==> inputs of run P <==
==> flow/design.v <==
module vedic_2x2 (
    input  [1:0] a,
    input  [1:0] b,
    output [3:0] product
);
    wire [3:0] partial;
    wire c1, c2;
    assign partial[0] = a[0] & b[0];
    assign partial[1] = a[1] & b[0];
    assign partial[2] = a[0] & b[1];
    assign partial[3] = a[1] & b[1];
    assign product[0] = partial[0];
    assign {c1, product[1]} = partial[1] + partial[2];
    assign {c2, product[2]} = partial[3] + c1;
    assign product[3] = c2;
endmodule
module vedic_mult #(
    parameter WIDTH = 8
)(
    input  [WIDTH-1:0] a,
    input  [WIDTH-1:0] b,
    output [2*WIDTH-1:0] product
);
    generate
        if (WIDTH == 2) begin : base_case
            vedic_2x2 v2x2 (
                .a(a),
                .b(b),
                .product(product)
            );
        end else begin : recursive_case
            localparam HALF_WIDTH = WIDTH / 2;
            wire [WIDTH-1:0] q0, q1, q2, q3;
            wire [2*WIDTH-1:0] aligned_q0, aligned_q1, aligned_q2, aligned_q3;
            wire [2*WIDTH-1:0] temp1, temp2;
            vedic_mult #(HALF_WIDTH) m0 (
                .a(a[HALF_WIDTH-1:0]),
                .b(b[HALF_WIDTH-1:0]),
                .product(q0)
            );
            vedic_mult #(HALF_WIDTH) m1 (
                .a(a[WIDTH-1:HALF_WIDTH]),
                .b(b[HALF_WIDTH-1:0]),
                .product(q1)
            );
            vedic_mult #(HALF_WIDTH) m2 (
                .a(a[HALF_WIDTH-1:0]),
                .b(b[WIDTH-1:HALF_WIDTH]),
                .product(q2)
            );
            vedic_mult #(HALF_WIDTH) m3 (
                .a(a[WIDTH-1:HALF_WIDTH]),
                .b(b[WIDTH-1:HALF_WIDTH]),
                .product(q3)
            );
            assign aligned_q0 = {{WIDTH{1'b0}}, q0};
            assign aligned_q1 = {{HALF_WIDTH{1'b0}}, q1, {HALF_WIDTH{1'b0}}};
            assign aligned_q2 = {{HALF_WIDTH{1'b0}}, q2, {HALF_WIDTH{1'b0}}};
            assign aligned_q3 = {q3, {WIDTH{1'b0}}};
            assign temp1 = aligned_q0 + aligned_q1;
            assign temp2 = temp1 + aligned_q2;
            assign product = temp2 + aligned_q3;
        end
    endgenerate
endmodule
module sigmoid_activation #(
    parameter WIDTH = 16,
    parameter FRAC_BITS = 11
)(
    input  signed [WIDTH-1:0] x,
    output [WIDTH-1:0] y
);
    localparam signed [WIDTH-1:0] NEG_THRESHOLD = -(4 << FRAC_BITS);
    localparam signed [WIDTH-1:0] POS_THRESHOLD = (4 << FRAC_BITS);
    localparam [WIDTH-1:0] ZERO_VAL = {WIDTH{1'b0}};
    localparam [WIDTH-1:0] HALF_VAL = (1 << (WIDTH-1));
    localparam [WIDTH-1:0] ONE_VAL  = {WIDTH{1'b1}};
    reg [WIDTH-1:0] y_reg;
    always @(*) begin
        if ($signed(x) < NEG_THRESHOLD)
            y_reg = ZERO_VAL;
        else if ($signed(x) > POS_THRESHOLD)
            y_reg = ONE_VAL;
        else
            y_reg = HALF_VAL + {{3{x[WIDTH-1]}}, x[WIDTH-1:3]};
    end
    assign y = y_reg;
endmodule
module mac_unit #(
    parameter DATA_WIDTH = 8,
    parameter ACCUM_WIDTH = 32,
    parameter OUTPUT_WIDTH = 16,
    parameter USE_SQRT_CSLA = 1,
    parameter ENABLE_ACTIVATION = 1,
    parameter FRAC_BITS = 11
)(
    input  clk,
    input  rst_n,
    input  enable,
    input  clear_acc,
    input  [DATA_WIDTH-1:0] input_data,
    input  [DATA_WIDTH-1:0] weight,
    output [OUTPUT_WIDTH-1:0] mac_out,
    output [OUTPUT_WIDTH-1:0] activated_out,
    output valid,
    output overflow
);
    localparam MULT_WIDTH = 2 * DATA_WIDTH;
    wire [MULT_WIDTH-1:0] mult_result;
    reg [ACCUM_WIDTH-1:0] accumulator;
    reg [ACCUM_WIDTH-1:0] next_acc;
    wire [ACCUM_WIDTH:0] acc_sum;
    reg overflow_reg;
    reg valid_reg;
    vedic_mult #(
        .WIDTH(DATA_WIDTH)
    ) multiplier (
        .a(input_data),
        .b(weight),
        .product(mult_result)
    );
    assign acc_sum = {1'b0, accumulator} + {{(ACCUM_WIDTH-MULT_WIDTH+1){1'b0}}, mult_result};
    always @(*) begin
        if (enable) begin
            if (clear_acc) begin
                next_acc = {{(ACCUM_WIDTH-MULT_WIDTH){1'b0}}, mult_result};
            end else begin
                next_acc = acc_sum[ACCUM_WIDTH-1:0];
            end
        end else if (clear_acc) begin
            next_acc = {ACCUM_WIDTH{1'b0}};
        end else begin
            next_acc = accumulator;
        end
    end
    always @(posedge clk or negedge rst_n) begin
        if (!rst_n)
            accumulator <= {ACCUM_WIDTH{1'b0}};
        else
            accumulator <= next_acc;
    end
    always @(posedge clk or negedge rst_n) begin
        if (!rst_n)
            overflow_reg <= 1'b0;
        else if (clear_acc)
            overflow_reg <= 1'b0;
        else if (enable && acc_sum[ACCUM_WIDTH])
            overflow_reg <= 1'b1;
    end
    assign overflow = overflow_reg;
    assign mac_out = accumulator[OUTPUT_WIDTH-1:0];
    generate
        if (ENABLE_ACTIVATION) begin : gen_activation
            sigmoid_activation #(
                .WIDTH(OUTPUT_WIDTH),
                .FRAC_BITS(FRAC_BITS)
            ) activation (
                .x(mac_out),
                .y(activated_out)
            );
        end else begin : no_activation
            assign activated_out = mac_out;
        end
    endgenerate
    always @(posedge clk or negedge rst_n) begin
        if (!rst_n)
            valid_reg <= 1'b0;
        else
            valid_reg <= enable;
    end
    assign valid = valid_reg;
endmodule
module mac_array #(
    parameter NUM_CHANNELS = 4,
    parameter DATA_WIDTH = 8,
    parameter ACCUM_WIDTH = 32,
    parameter OUTPUT_WIDTH = 16
)(
    input  clk,
    input  rst_n,
    input  [NUM_CHANNELS-1:0] enable,
    input  [NUM_CHANNELS-1:0] clear_acc,
    input  [DATA_WIDTH*NUM_CHANNELS-1:0] input_data,
    input  [DATA_WIDTH*NUM_CHANNELS-1:0] weight,
    output [OUTPUT_WIDTH*NUM_CHANNELS-1:0] mac_out,
    output [OUTPUT_WIDTH*NUM_CHANNELS-1:0] activated_out,
    output [NUM_CHANNELS-1:0] valid,
    output [NUM_CHANNELS-1:0] overflow
);
    genvar i;
    generate
        for (i = 0; i < NUM_CHANNELS; i = i + 1) begin : mac_channels
            mac_unit #(
                .DATA_WIDTH(DATA_WIDTH),
                .ACCUM_WIDTH(ACCUM_WIDTH),
                .OUTPUT_WIDTH(OUTPUT_WIDTH)
            ) mac_inst (
                .clk(clk),
                .rst_n(rst_n),
                .enable(enable[i]),
                .clear_acc(clear_acc[i]),
                .input_data(input_data[DATA_WIDTH*(i+1)-1:DATA_WIDTH*i]),
                .weight(weight[DATA_WIDTH*(i+1)-1:DATA_WIDTH*i]),
                .mac_out(mac_out[OUTPUT_WIDTH*(i+1)-1:OUTPUT_WIDTH*i]),
                .activated_out(activated_out[OUTPUT_WIDTH*(i+1)-1:OUTPUT_WIDTH*i]),
                .valid(valid[i]),
                .overflow(overflow[i])
            );
        end
    endgenerate
endmodule
==> flow/run.sh <==
#!/bin/bash
# the make line also repeats each setting of config.mk as NAME=value (left out here)
make -C /OpenROAD-flow-scripts/flow DESIGN_CONFIG=/design/flow/config.mk WORK_HOME=/design/flow/orfs CLKGATE_MAP_FILE= finish
==> flow/config.mk <==
export PLATFORM = sky130hd
export DESIGN_NAME = mac_array
export DESIGN_NICKNAME = mac_array
export VERILOG_FILES = /design/flow/design.v
export SDC_FILE = /design/flow/constraint.sdc
export NUM_CORES = 4
export LEC_CHECK = 0
export ABC_AREA = 1
export CAP_MARGIN = 30
export CORE_ASPECT_RATIO = 0.84
export CORE_MARGIN = 2
export CORE_UTILIZATION = 16
export CTS_CLUSTER_DIAMETER = 133
export GPL_ROUTABILITY_DRIVEN = 0
export GPL_TIMING_DRIVEN = 1
export MIN_ROUTING_LAYER = met1
export PLACE_DENSITY_LB_ADDON = 0.26
export SETUP_SLACK_MARGIN = 1.62
export SLEW_MARGIN = 5
==> flow/constraint.sdc <==
create_clock -name core_clock -period 13.3 [get_ports {clk}]
set_input_delay 2.6600 -clock core_clock [delete_from_list [all_inputs] [get_ports {clk}]]
set_output_delay 2.6600 -clock core_clock [all_outputs]
set_load 0.01 [all_outputs]
==> inputs of run A, as changes to run P <==
- ABC_AREA: 1 -> 0
- CAP_MARGIN: 30 -> 20
- CORE_ASPECT_RATIO: 0.84 -> not set
- CORE_UTILIZATION: 16 -> 70
- CTS_CLUSTER_DIAMETER: 133 -> 196
- CTS_CLUSTER_SIZE: not set -> 34
- GPL_ROUTABILITY_DRIVEN: 0 -> 1
- HOLD_SLACK_MARGIN: not set -> -0.0
- SETUP_SLACK_MARGIN: 1.62 -> not set
- SLEW_MARGIN: 5 -> 40
- TNS_END_PERCENT: not set -> 5
==> flow/constraint.sdc (replaced) <==
create_clock -name core_clock -period 7.16 [get_ports {clk}]
set_input_delay 1.4320 -clock core_clock [delete_from_list [all_inputs] [get_ports {clk}]]
set_output_delay 1.4320 -clock core_clock [all_outputs]
set_load 0.01 [all_outputs]
==> results <==
metric                                                                           run P                      run A
Run status                                            no timing/DRC/antenna violations  aborted with a tool error
Stage where the flow stopped                                                         -             global routing
Distinct lib cells used                                                             37                         67
Area fraction in full adders, half adders and majority gates                     27.6%                      31.2%
Init Core Util                                                                   16.1%                      71.5%
DP Cell Count                                                                     5813                       3290
Die area                                                                  154000 sq um                31900 sq um
Most frequent cell after synthesis                            sky130_fd_sc_hd__nand2_1      sky130_fd_sc_hd__ha_1
Number of cells in Yosys stat                                                     3797                       2526
Share of Yosys cell area claimed by the top area cell type                       18.9%                      21.4%
MUX area fraction                                                                   0%                      2.21%
Std-Cell Rows                                                                      130                         63
XOR/XNOR Area Share                                                              3.75%                      7.97%
Average footprint of a synthesized cell                                     6.34 sq um                 8.44 sq um
Cell Area, Placed                                                          27700 sq um                25500 sq um
Number of setup buffers added after CTS                                              0                         33
Core area                                                                 149000 sq um                29800 sq um
Number of gates given a new drive strength after cts                                 0                        282
Synth Instances                                                                   3797                       2526

* * *

==> inputs of run a <==
// mac_array: RTL as listed in full above, without the edits since
Settings: LEC_CHECK=0, CAP_MARGIN=20, CORE_MARGIN=2, CORE_UTILIZATION=40, GPL_TIMING_DRIVEN=0, SLEW_MARGIN=20, TNS_END_PERCENT=65; clock period 8.5 ns.
run.sh (not shown) runs the stock make flow with config.mk's settings and CLKGATE_MAP_FILE=.
==> run b: changes against run a <==
--- a/flow/config.mk
+++ b/flow/config.mk
@@ -9,5 +9,3 @@
 export CORE_MARGIN = 2
-export CORE_UTILIZATION = 40
-export GPL_TIMING_DRIVEN = 0
+export CORE_UTILIZATION = 44
 export SLEW_MARGIN = 20
-export TNS_END_PERCENT = 65
==> flow/constraint.sdc (replaced) <==
create_clock -name core_clock -period 4.93 [get_ports {clk}]
set_input_delay 0.9860 -clock core_clock [delete_from_list [all_inputs] [get_ports {clk}]]
set_output_delay 0.9860 -clock core_clock [all_outputs]
set_load 0.01 [all_outputs]
==> run c: changes against run a <==
--- a/flow/config.mk
+++ b/flow/config.mk
@@ -9,5 +9,5 @@
 export CORE_MARGIN = 2
-export CORE_UTILIZATION = 40
-export GPL_TIMING_DRIVEN = 0
+export CORE_UTILIZATION = 69
+export CTS_CLUSTER_SIZE = 24
+export SETUP_SLACK_MARGIN = 1.48
 export SLEW_MARGIN = 20
-export TNS_END_PERCENT = 65
==> flow/constraint.sdc (replaced) <==
create_clock -name core_clock -period 8.06 [get_ports {clk}]
set_input_delay 1.6120 -clock core_clock [delete_from_list [all_inputs] [get_ports {clk}]]
set_output_delay 1.6120 -clock core_clock [all_outputs]
set_load 0.01 [all_outputs]
==> run d: changes against run a <==
--- a/flow/config.mk
+++ b/flow/config.mk
@@ -9,5 +9,3 @@
 export CORE_MARGIN = 2
-export CORE_UTILIZATION = 40
-export GPL_TIMING_DRIVEN = 0
+export CORE_UTILIZATION = 14
 export SLEW_MARGIN = 20
-export TNS_END_PERCENT = 65
==> flow/constraint.sdc (replaced) <==
create_clock -name core_clock -period 9.93 [get_ports {clk}]
set_input_delay 1.9860 -clock core_clock [delete_from_list [all_inputs] [get_ports {clk}]]
set_output_delay 1.9860 -clock core_clock [all_outputs]
set_load 0.01 [all_outputs]
==> comparison <==
- Run c stopped in global routing (GRT-0232). Run b completed and failed the layout checks on setup timing. Run d produced a clean layout. Run a finished with timing, DRC and antenna clean.
- Between run a and run d, the lower count of clock-buffer cells in the layout is in run a (gap 2).
- First-iteration DRC count: run b < run d < run a.
- Sequential share of layout area: run b < run d < run a.
- Total power, highest first: run b, run a, run d.
- Worst hold slack, highest first: run a, run d, run b.
- The lowest cell count belongs to run a, the highest to run d.
- Against run a, the via count of run d is lower by 3.0%.
- Critical path depth, highest first: run b, run d, run a.
- The highest non-clock buffer count belongs to run b, the lowest to run d.
==> figures <==
Number of buffer and inverter stages on the critical path: run c -; run a 2; run b 5; run d 2
Startpoint types: run c -; run a input port; run b input port; run d input port
Power Dens Cells: run c -; run a 327 nW/um^2; run b 754 nW/um^2; run d 267 nW/um^2
Data required time of the critical path: run c -; run a 8.87 ns; run b 5.26 ns; run d 10.29 ns
Run status: run c did not finish; run a no timing/DRC/antenna violations; run b finished with violations; run d no timing/DRC/antenna violations
Last stage reached: run c global routing; run a -; run b -; run d -
Reasons for failing layout checks: run c -; run a -; run b setup timing; run d -
Setup Fix Bufs, Post-CTS: run c 87; run a 4; run b 70; run d 0
Wire length the detailed router placed on met1: run c -; run a 24.9 mm; run b 27.9 mm; run d 28.5 mm
Buffers excl. clock: run c -; run a 342; run b 697; run d 230
Launching instance or port of the critical path: run c -; run a weight[17]; run b input_data[16]; run d weight[16]
OpenROAD warning count: run c -; run a 39; run b 41; run d 38
Pre-placement core utilization: run c 0.699; run a 0.405; run b 0.446; run d 0.141
Number of vias per cell after detailed routing: run c -; run a 5.25; run b 5.32; run d 3.76
Total instance count after detailed placement: run c 3170; run a 3423; run b 3598; run d 4663
Startpoint of the lowest-slack register-to-register path: run c -; run a mac_channels[3].mac_inst.accumulator[0]$_DFFE_PN0P_; run b mac_channels[3].mac_inst.accumulator[0]$_DFFE_PN0P_; run d mac_channels[3].mac_inst.accumulator[0]$_DFFE_PN0P_
Clk slew on worst S/H paths: run c -; run a 0.07 ns; run b 0.06 ns; run d 0.06 ns
Fraction of standard cell area that is sequential: run c -; run a 0.134; run b 0.106; run d 0.131
Worst slack on hold paths: run c -; run a 0.520 ns; run b 0.503 ns; run d 0.514 ns
Sequential power: run c -; run a 0.996 mW; run b 1.80 mW; run d 0.898 mW
1st-iter DRT viols: run c -; run a 872; run b 768; run d 770

* * *

==> trial 90: inputs <==
// mac_array: RTL as listed in full above, without the edits since
clock: 6.68 ns
lec_check: 0
cap_margin: 20
cell_pad_in_sites_detail_placement: 2
cell_pad_in_sites_global_placement: 1
core_aspect_ratio: 1.3
core_margin: 2
core_utilization: 29
cts_cluster_size: 40
place_density_lb_addon: 0.3
slew_margin: 30
==> build 41 (differences from trial 90) <==
==> flow/config.mk (replaced) <==
export PLATFORM = sky130hd
export DESIGN_NAME = mac_array
export DESIGN_NICKNAME = mac_array
export VERILOG_FILES = /design/flow/design.v
export SDC_FILE = /design/flow/constraint.sdc
export NUM_CORES = 4
export LEC_CHECK = 0
export ABC_AREA = 1
export CAP_MARGIN = 20
export CELL_PAD_IN_SITES_GLOBAL_PLACEMENT = 1
export CORE_ASPECT_RATIO = 0.5
export CORE_MARGIN = 2
export CORE_UTILIZATION = 32
export CTS_CLUSTER_DIAMETER = 336
export CTS_CLUSTER_SIZE = 98
export PLACE_DENSITY_LB_ADDON = 0.06
export SLEW_MARGIN = 0
export TNS_END_PERCENT = 15
==> flow/constraint.sdc (replaced) <==
create_clock -name core_clock -period 8.5 [get_ports {clk}]
set_input_delay 1.7000 -clock core_clock [delete_from_list [all_inputs] [get_ports {clk}]]
set_output_delay 1.7000 -clock core_clock [all_outputs]
set_load 0.01 [all_outputs]
==> comparison table <==
Status: trial 90 complete, but fails checks; build 41 complete, no violations
Layout check failures: trial 90 negative setup slack; build 41 -
Total Neg Setup Slack: trial 90 -74.95 ns; build 41 0 ns
Switch Pwr: trial 90 10.4 mW; build 41 4.67 mW
Fp_density: trial 90 29.2%; build 41 32.2%
Chip area from the yosys synthesis statistics: trial 90 21300 um^2; build 41 24100 um^2
Maximum fanout along the worst path: trial 90 4; build 41 8
Sequential area share after synthesis: trial 90 16.0%; build 41 14.1%
Routed metal-1 wirelength: trial 90 40800 um; build 41 34700 um
Proportion of cell area occupied by multi-input gates: trial 90 61.7%; build 41 59.9%
Chip Height: trial 90 313 um; build 41 198 um
Total power divided by cell area: trial 90 625 nW/um^2; build 41 308 nW/um^2
Post-Route Utilization: trial 90 45.6%; build 41 36.5%
Global-route wire length before repair: trial 90 155000 um; build 41 118000 um
Iteration-0 DRC Markers: trial 90 929; build 41 921
Multi-input comb cells: trial 90 2000; build 41 2608
Arrival time reported for the critical path endpoint: trial 90 8.22 ns; build 41 8.14 ns
Area after DPL: trial 90 27300 um^2; build 41 26800 um^2
Yosys simple share: trial 90 19.3%; build 41 29.5%
Post-cts resize count: trial 90 563; build 41 0
Average footprint of a synthesized cell: trial 90 8.44 um^2; build 41 6.34 um^2
Half-perimeter wire length after detailed placement: trial 90 64600 um; build 41 58500 um
Worst R2R Start: trial 90 mac_channels[3].mac_inst.accumulator[0]$_DFFE_PN0P_; build 41 mac_channels[2].mac_inst.accumulator[0]$_DFFE_PN0P_
CP max-delay cell: trial 90 sky130_fd_sc_hd__fa_2; build 41 sky130_fd_sc_hd__clkdlybuf4s50_1
OpenROAD warnings: trial 90 41; build 41 38
Gr usage total: trial 90 26.0%; build 41 19.0%
Power figures rest on the tool's default switching activity, not on a simulated workload.
